Setup of wip/cedar:
## Dmac_Top
module Dmac_Top (
    input  logic        clk,
    input  logic        rst,
    input  logic        write,
    input  logic        HSel,
    input  logic [1:0]  STrans,
    input  logic [31:0] HWData,
    input  logic [31:0] HAddr,
    input  logic [31:0] MRData,
    input  logic        HReady,
    input  logic [1:0]  M_HResp,
    output logic HReadyOut,
    output logic [1:0] S_HResp,
    input  logic [1:0]  DmacReq,      
    input  logic        Bus_Grant,   
    output logic [31:0] MAddress,
    output logic [31:0] MWData,
    output logic [3:0]  MBurst_Size,
    output logic        MWrite,
    output logic [1:0]  MTrans,
    output logic [3:0]  MWStrb,
    output logic        Bus_Req,
    output logic        Interrupt,
    output logic [1:0]  ReqAck
);
    logic con_sel, con_en, irq, con_new_sel, C_config;
    logic hold;
    logic channel_en_1, channel_en_2;
    Dmac_Main_Datapath datapath_inst (
        .clk            (clk),
        .rst            (rst),
        .write          (write),
        .HSel           (HSel),
        .STrans         (STrans),
        .channel_en_1   (channel_en_1),
        .channel_en_2   (channel_en_2),
        .HWData         (HWData),
        .HAddr          (HAddr),
        .MRData         (MRData),
        .HReady         (HReady),
        .M_HResp          (M_HResp),
        .con_en         (con_en),
        .con_sel        (con_sel),
        .C_config       (C_config),
        .irq            (irq),
        .con_new_sel    (con_new_sel),
        .MAddress       (MAddress),
        .MWData         (MWData),
        .MBurst_Size    (MBurst_Size),
        .MWrite         (MWrite),
        .MTrans         (MTrans),
        .MWStrb         (MWStrb)
    );
    Dmac_Main_Ctrl controller_inst (
        .clk            (clk),
        .rst            (rst),
        .DmacReq        (DmacReq),
        .con_new_sel    (con_new_sel),
        .irq            (irq),
        .Bus_Grant      (Bus_Grant),
        .C_config       (C_config),
        .con_sel        (con_sel),
  ...
make LEC_CHECK=0 ABC_AREA=1 CAP_MARGIN=20 CELL_PAD_IN_SITES_DETAIL_PLACEMENT=0 CORE_ASPECT_RATIO=1.19 CORE_MARGIN=8 CORE_UTILIZATION=28 CTS_CLUSTER_DIAMETER=174 GPL_ROUTABILITY_DRIVEN=1 GPL_TIMING_DRIVEN=1 MIN_ROUTING_LAYER=met1 SETUP_SLACK_MARGIN=-0.25 SLEW_MARGIN=10 finish   # period 8.72 ns
run.sh (not shown) runs the stock make flow with config.mk's settings and CLKGATE_MAP_FILE=.
Both conditions hold for wip/cedar: the flow ran to the end and the final layout passed the timing, design-rule and antenna checks.
## Diff of input files: wip/ember against wip/cedar
Settings: removing CORE_ASPECT_RATIO (formerly 1.19); removing GPL_ROUTABILITY_DRIVEN (formerly 1); changing CORE_UTILIZATION from 28 to 72; removing CELL_PAD_IN_SITES_DETAIL_PLACEMENT (formerly 0); removing SETUP_SLACK_MARGIN (formerly -0.25); removing MIN_ROUTING_LAYER (formerly met1); setting PLACE_DENSITY to 0.43 for the first time; changing SLEW_MARGIN from 10 to 20; removing GPL_TIMING_DRIVEN (formerly 1); removing CTS_CLUSTER_DIAMETER (formerly 174); changing CORE_MARGIN from 8 to 2; changing the clock period (ns, I/O delays scaled along) from 8.72 to 2.91.
[summary]
No final results exist for wip/ember, since it was stopped by error GRT-0232 during global routing.
Going from wip/cedar to wip/ember, core outline area went down about 60%; final estimated routing congestion in global placement increased by about 8% relative to the old numbers.
Measured against each other, wip/cedar and wip/ember differ in starting density of the core, the lower figure coming from wip/cedar.
From wip/cedar to wip/ember, chip area in the Yosys report did not move at all.
Compared with wip/cedar, in wip/ember total setup buffers inserted after CTS picked up an extra 54, die size lost 63%.
What wip/lagoon does differently from wip/ember at the input level:
Settings: swapping 0.43 for 0.6 in PLACE_DENSITY; swapping 72 for 40 in CORE_UTILIZATION; clearing ABC_AREA, which used to be 1; swapping 2.91 for 8.59 in the clock period (ns, I/O delays scaled along).
### Flow results
- wip/lagoon ended with every stage complete and zero timing, DRC or antenna violations.
- Compared with wip/ember, in wip/lagoon number of different library cells in the post-synthesis netlist picked up an extra 31; die area rose by 65%; TritonCTS buffer count up about 7%; proportion of synthesized area in mux cells has increased.
- Compared with wip/ember, wip/lagoon shows a higher average cell area after synthesis.
- Higher chip area from the yosys synthesis statistics among wip/ember and wip/lagoon: wip/ember
- In wip/lagoon the number of cells produced by synthesis turned out 2986 lower than in wip/ember.
Inputs modified between wip/lagoon and wip/delta:
Settings: CORE_UTILIZATION: 40 -> 70; SETUP_SLACK_MARGIN: unset -> 0.61; HOLD_SLACK_MARGIN: unset -> -0.1; the clock period (ns, I/O delays scaled along): 8.59 -> 4.82.
==> comparison <==
wip/delta ran in full, but the layout does not pass; the checks complain about setup timing. Delta (wip/delta minus wip/lagoon): portion of total power attributed to the clock network down 0.4 points, relative contribution of sequential cells to total power saw little to no change. wip/delta vs. wip/lagoon: total stage count of the critical path went up by 1. wip/delta against wip/lagoon: summed area of non-filler cells in the final layout now larger; total placed instance area comparable; complex-gate fraction of the synthesized area comparable.
Inputs modified between wip/delta and wip/amber:
Settings: clearing SETUP_SLACK_MARGIN, which used to be 0.61; clearing HOLD_SLACK_MARGIN, which used to be -0.1; swapping 70 for 42 in CORE_UTILIZATION; swapping 4.82 for 8.59 in the clock period (ns, I/O delays scaled along).
[summary]
Total number of vias (higher): wip/delta
The net switching power figure of wip/amber was superior to that of wip/delta.
When the final numbers for wip/amber and wip/delta were put side by side, the die outline height turned out to be greater in wip/amber.
wip/amber against wip/delta: clock latency of the later-clocked register in the worst-skew pair did not really move; buffer count from post-CTS setup fixing dropped 19.
Taking wip/amber as 1.0, wip/delta lands at 0.892 on number of placed cells counting well taps.
Of wip/amber and wip/delta, just one finished clean: wip/amber.
The flow completed for wip/delta, but it is not clean: the layout still shows setup timing.
The run showing the smaller wire length of the first global-routing pass is wip/amber.
diff inputs: wip/amber => wip/onyx
Settings: a change of CORE_UTILIZATION from 42 to 26; a change of the clock period (ns, I/O delays scaled along) from 8.59 to 14.6.
### Flow results
- Diff wip/amber -> wip/onyx: antenna diode count went up by 6, tapcell count higher.
- Full die area: wip/onyx worse than wip/amber
- Sequential cell count: wip/onyx vs wip/amber identical
- Relative to wip/amber, the final cell area reported for wip/onyx is higher.
- wip/onyx went all the way through the flow, and no timing, DRC or antenna check failed.


Starting RTL as in the previous note.
Settings: LEC_CHECK=0, CAP_MARGIN=20, CORE_MARGIN=2, CORE_UTILIZATION=72, PLACE_DENSITY=0.6, SLEW_MARGIN=20; clock period 5.09 ns.
The baseline completed and failed the layout checks on negative setup slack.
Edit:
Settings changed: CORE_UTILIZATION 72 to 44.
Clock period 5.09 ns to 5.41 ns, I/O delays scaled along.
Outcome:
- The changed run finished with timing, DRC and antenna clean
- via count goes down by 8.3%
- core utilization shrinks by 31 points
- clock skew is higher by 0.0092 ns
- critical path depth went up by 3
- area after synthesis does not change
Edit:
Settings changed: CORE_UTILIZATION 44 to 16, CTS_CLUSTER_DIAMETER from default to 29, SETUP_SLACK_MARGIN from default to 1.42.
Clock period 5.41 ns to 4.89 ns, I/O delays scaled along.
Result: Die area rises to 2.7 times its value; hold slack degrades by 0.0034 ns; total power rises by 39%; cell count rises by 56%; register-to-register slack degrades by 0.24 ns; worst setup slack improves by 0.0099 ns.
Edit:
Settings changed: CORE_UTILIZATION 16 to 40, CTS_CLUSTER_DIAMETER 29 to default, SETUP_SLACK_MARGIN 1.42 to default.
Clock period 4.89 ns to 10.1 ns, I/O delays scaled along.
Effect: The new run produced a clean layout; global-route usage is higher by 10 points; sequential share of layout area grows by 8.4 points; setup slack gains 1.5 ns; sequential cell count stays the same; final area fell by 15%; die area went down by 60%; routed wire length drops by 18%; total power decreases by 62%.


Starting RTL as in the previous note.
==> flow/config.mk <==
export PLATFORM = sky130hd
export DESIGN_NAME = Dmac_Top
export DESIGN_NICKNAME = Dmac_Top
export VERILOG_FILES = /design/flow/design.v
export SDC_FILE = /design/flow/constraint.sdc
export NUM_CORES = 4
export LEC_CHECK = 0
export ABC_AREA = 1
export CAP_MARGIN = 20
export CORE_ASPECT_RATIO = 1.41
export CORE_MARGIN = 2
export CORE_UTILIZATION = 72
export CTS_CLUSTER_DIAMETER = 400
export CTS_CLUSTER_SIZE = 11
export PLACE_DENSITY = 0.43
export SLEW_MARGIN = 20
==> flow/constraint.sdc <==
create_clock -name core_clock -period 2.91 [get_ports {clk}]
set_input_delay 0.5820 -clock core_clock [delete_from_list [all_inputs] [get_ports {clk}]]
set_output_delay 0.5820 -clock core_clock [all_outputs]
set_load 0.01 [all_outputs]
The baseline never finished: it broke off in global routing (5_1_grt), error GRT-0116.
==> next run, changes <==
- CORE_ASPECT_RATIO: 1.41 -> unset
- CTS_CLUSTER_DIAMETER: 400 -> 370
- CTS_CLUSTER_SIZE: 11 -> unset
- PLACE_DENSITY: 0.43 -> 0.42
- SETUP_SLACK_MARGIN: unset -> 1.4
- clock period: 2.91 -> 4.77 ns (I/O delays scaled with it)
What happened:
- This time the run finished clean
- die area barely changes
- synthesized area does not change
- synthesized cell count does not change
==> next run, changes <==
- ABC_AREA: 1 -> unset
- CORE_MARGIN: 2 -> 3
- CTS_CLUSTER_DIAMETER: 370 -> 271
- CTS_CLUSTER_SIZE: unset -> 14
- PLACE_DENSITY: 0.42 -> unset
- PLACE_DENSITY_LB_ADDON: unset -> 0.01
- SETUP_SLACK_MARGIN: 1.4 -> 0.69
After rerunning: This time the run produced a layout that fails on setup timing. Wire length decreases by 14%. Total power decreases by 28%. Count of clock-buffer cells in the layout decreases by 23. Die size decreases by 6.6%. Sequential cell count is unchanged. Hold slack gains 0.0082 ns. Non-clock buffer count decreases by 70. Clock skew increases by 0.016 ns. Setup slack loses 0.44 ns.


## north
Starting RTL as in the previous note.
clock: 4.77 ns
lec_check: 0
cap_margin: 15
core_aspect_ratio: 0.71
core_margin: 2
core_utilization: 72
cts_cluster_size: 58
place_density: 0.36
setup_slack_margin: 0.41
slew_margin: 20
north -> stages 100% | layout checks FAIL | negative setup slack
Setup changes, north to south
- clearing CTS_CLUSTER_SIZE, which used to be 58
- swapping 15 for 20 in CAP_MARGIN
- clearing SETUP_SLACK_MARGIN, which used to be 0.41
- clearing CORE_ASPECT_RATIO, which used to be 0.71
- swapping 0.36 for 0.6 in PLACE_DENSITY
- swapping 72 for 57 in CORE_UTILIZATION
- swapping 4.77 for 5.59 in the clock period (ns, I/O delays scaled along)
Results
south finished all stages; the layout is clean. The run with more setup slack is south; north has less. Going from north to south, combinational cell fraction of total power went down 0.5 points; total wirelength of the detailed-routed design went down 17%.
Inputs modified between south and east:
- an added CTS_CLUSTER_DIAMETER of 370
- a change of CORE_UTILIZATION from 57 to 72
- a change of the clock period (ns, I/O delays scaled along) from 5.59 to 4.77
--- outcome ---
- [flow] east | stages: complete | final checks: fail | reason: negative setup slack
- Looking at the reports, south completed the entire flow and the layout it produced met the timing, design-rule and antenna checks.
- STATUS overall power: east loses against south
- Density: east denser than south
- Taking south as the reference, in east horizontal extent of the die now smaller, relative area of non-clock buffer cells in the final design now larger, post-route non-filler standard cell count now smaller, post-route worst setup slack now smaller, sum of routed wire length over all layers now larger.
- Higher path length in cells of the critical path goes to east over south.
- In east the worst hold slack turned out 4.2 ps higher than in south.
- east vs south: worst setup slack for register-to-register paths down in east
- The actual slew at the worst max-slew pin reported for east is greater than that of south by 32 ps.


Starting RTL as in the previous note.
export LEC_CHECK = 0
export CAP_MARGIN = 20
export CORE_MARGIN = 2
export CORE_UTILIZATION = 72
export CTS_CLUSTER_DIAMETER = 28
export CTS_CLUSTER_SIZE = 36
export PLACE_DENSITY_LB_ADDON = 0.01
export SETUP_SLACK_MARGIN = 1.4
export SLEW_MARGIN = 20
export TNS_END_PERCENT = 80
create_clock -name core_clock -period 4.78 [get_ports {clk}]
The starting point stopped in 5_1_grt (ODB-0269).
Edit:
CORE_UTILIZATION = 70   (was 72)
CTS_CLUSTER_DIAMETER = default   (was 28)
PLACE_DENSITY_LB_ADDON = default   (was 0.01)
SETUP_SLACK_MARGIN = default   (was 1.4)
TNS_END_PERCENT = default   (was 80)
=> The new run ran to the end with violations: setup timing. Synthesized cell count stays the same. Synthesized area is unchanged. Die size rose by 2.8%.
Edit:
CAP_MARGIN = 40   (was 20)
CORE_UTILIZATION = 72   (was 70)
CTS_CLUSTER_DIAMETER = 29   (was default)
CTS_CLUSTER_SIZE = 58   (was 36)
PLACE_DENSITY_LB_ADDON = 0.01   (was default)
SETUP_SLACK_MARGIN = 1.4   (was default)
SLEW_MARGIN = 40   (was 20)
TNS_END_PERCENT = 40   (was default)
What happened: The new run did not get past 5_1_grt. Area after synthesis is unchanged. Die area came out lower by 2.7%. Synthesized cell count is unchanged.
Edit:
CAP_MARGIN = 15   (was 40)
CTS_CLUSTER_DIAMETER = default   (was 29)
PLACE_DENSITY_LB_ADDON = 0.0   (was 0.01)
SETUP_SLACK_MARGIN = 0.6   (was 1.4)
SLEW_MARGIN = 20   (was 40)
TNS_END_PERCENT = default   (was 40)
clock period = 4.77 ns   (was 4.78 ns; I/O delays follow)
Result: With this change the flow reached the layout checks and failed them: setup timing; die area stays the same; synthesized area does not change; synthesized cell count does not change.
Edit:
CAP_MARGIN = 20   (was 15)
CORE_MARGIN = 3   (was 2)
CORE_UTILIZATION = 59   (was 72)
CTS_CLUSTER_DIAMETER = 271   (was default)
CTS_CLUSTER_SIZE = default   (was 58)
PLACE_DENSITY_LB_ADDON = 0.01   (was 0.0)
SETUP_SLACK_MARGIN = 0.69   (was 0.6)
Now the flow completed without violations.
Final cell count came out higher by a few percent.
Core utilization shrinks by 15 points.
Fmax goes up by a few percent.
Combinational power is lower by a little under a tenth.
Routed wire length falls by about a fifth.
Power went down slightly.
Global-route usage goes down by 16 points.
Via count falls by roughly a tenth.
Synthesized area is unchanged.
Sequential share of layout area came out lower by 0.11 points.
Die area increases by a quarter to a third.


Starting RTL as in the previous note.
export LEC_CHECK = 0
export CAP_MARGIN = 20
export CORE_MARGIN = 2
export CORE_UTILIZATION = 70
export CTS_CLUSTER_SIZE = 48
export MAX_ROUTING_LAYER = met4
export PLACE_DENSITY = 0.65
export SLEW_MARGIN = 20
create_clock -name core_clock -period 6.5 [get_ports {clk}]
The baseline went through all stages and came out clean.
==> next run, changes <==
- ABC_AREA: unset -> 1
- CORE_UTILIZATION: 70 -> 71
- CTS_CLUSTER_SIZE: 48 -> unset
- MAX_ROUTING_LAYER: met4 -> unset
- PLACE_DENSITY: 0.65 -> 0.6
- clock period: 6.5 -> 2.6 ns (I/O delays scaled with it)
Effect:
- This time the run aborted during 5_1_grt, error GRT-0232
- area after synthesis rises by a little under a tenth
- die size rises by a little under a tenth
- synthesized cell count rises by well over a third
==> next run, changes <==
- ABC_AREA: 1 -> unset
- CORE_UTILIZATION: 71 -> 60
- CTS_CLUSTER_SIZE: unset -> 81
- clock period: 2.6 -> 10.0 ns (I/O delays scaled with it)
- This time the run completed without violations
- die area is higher by 8.8%
- area after synthesis shrinks by 8.0%
- synthesized cell count goes down by 41%
==> next run, changes <==
- CAP_MARGIN: 20 -> 0
- CELL_PAD_IN_SITES_DETAIL_PLACEMENT: unset -> 2
- CORE_ASPECT_RATIO: unset -> 0.66
- CTS_CLUSTER_DIAMETER: unset -> 183
- CTS_CLUSTER_SIZE: 81 -> 97
- GPL_ROUTABILITY_DRIVEN: unset -> 0
- GPL_TIMING_DRIVEN: unset -> 0
- MAX_ROUTING_LAYER: unset -> met4
- PLACE_DENSITY: 0.6 -> 0.43
- TNS_END_PERCENT: unset -> 80
Effect: The new run aborted during 3_5_place_dp (DPL-0033); die size barely changes; area after synthesis is unchanged; synthesized cell count does not change.
==> next run, changes <==
- CAP_MARGIN: 0 -> 20
- CELL_PAD_IN_SITES_DETAIL_PLACEMENT: 2 -> unset
- CORE_ASPECT_RATIO: 0.66 -> unset
- CORE_MARGIN: 2 -> 10
- CORE_UTILIZATION: 60 -> 40
- CTS_CLUSTER_DIAMETER: 183 -> unset
- CTS_CLUSTER_SIZE: 97 -> unset
- GPL_TIMING_DRIVEN: 0 -> unset
- PLACE_DENSITY: 0.43 -> 0.5
- TNS_END_PERCENT: 80 -> unset
- clock period: 10.0 -> 8.44 ns (I/O delays scaled with it)
With this change the flow completed with no timing, DRC or antenna violations.
Synthesized area is unchanged.
Synthesized cell count stays the same.
Die size climbs by about 60%.
Power and IR drop assume default switching activity.
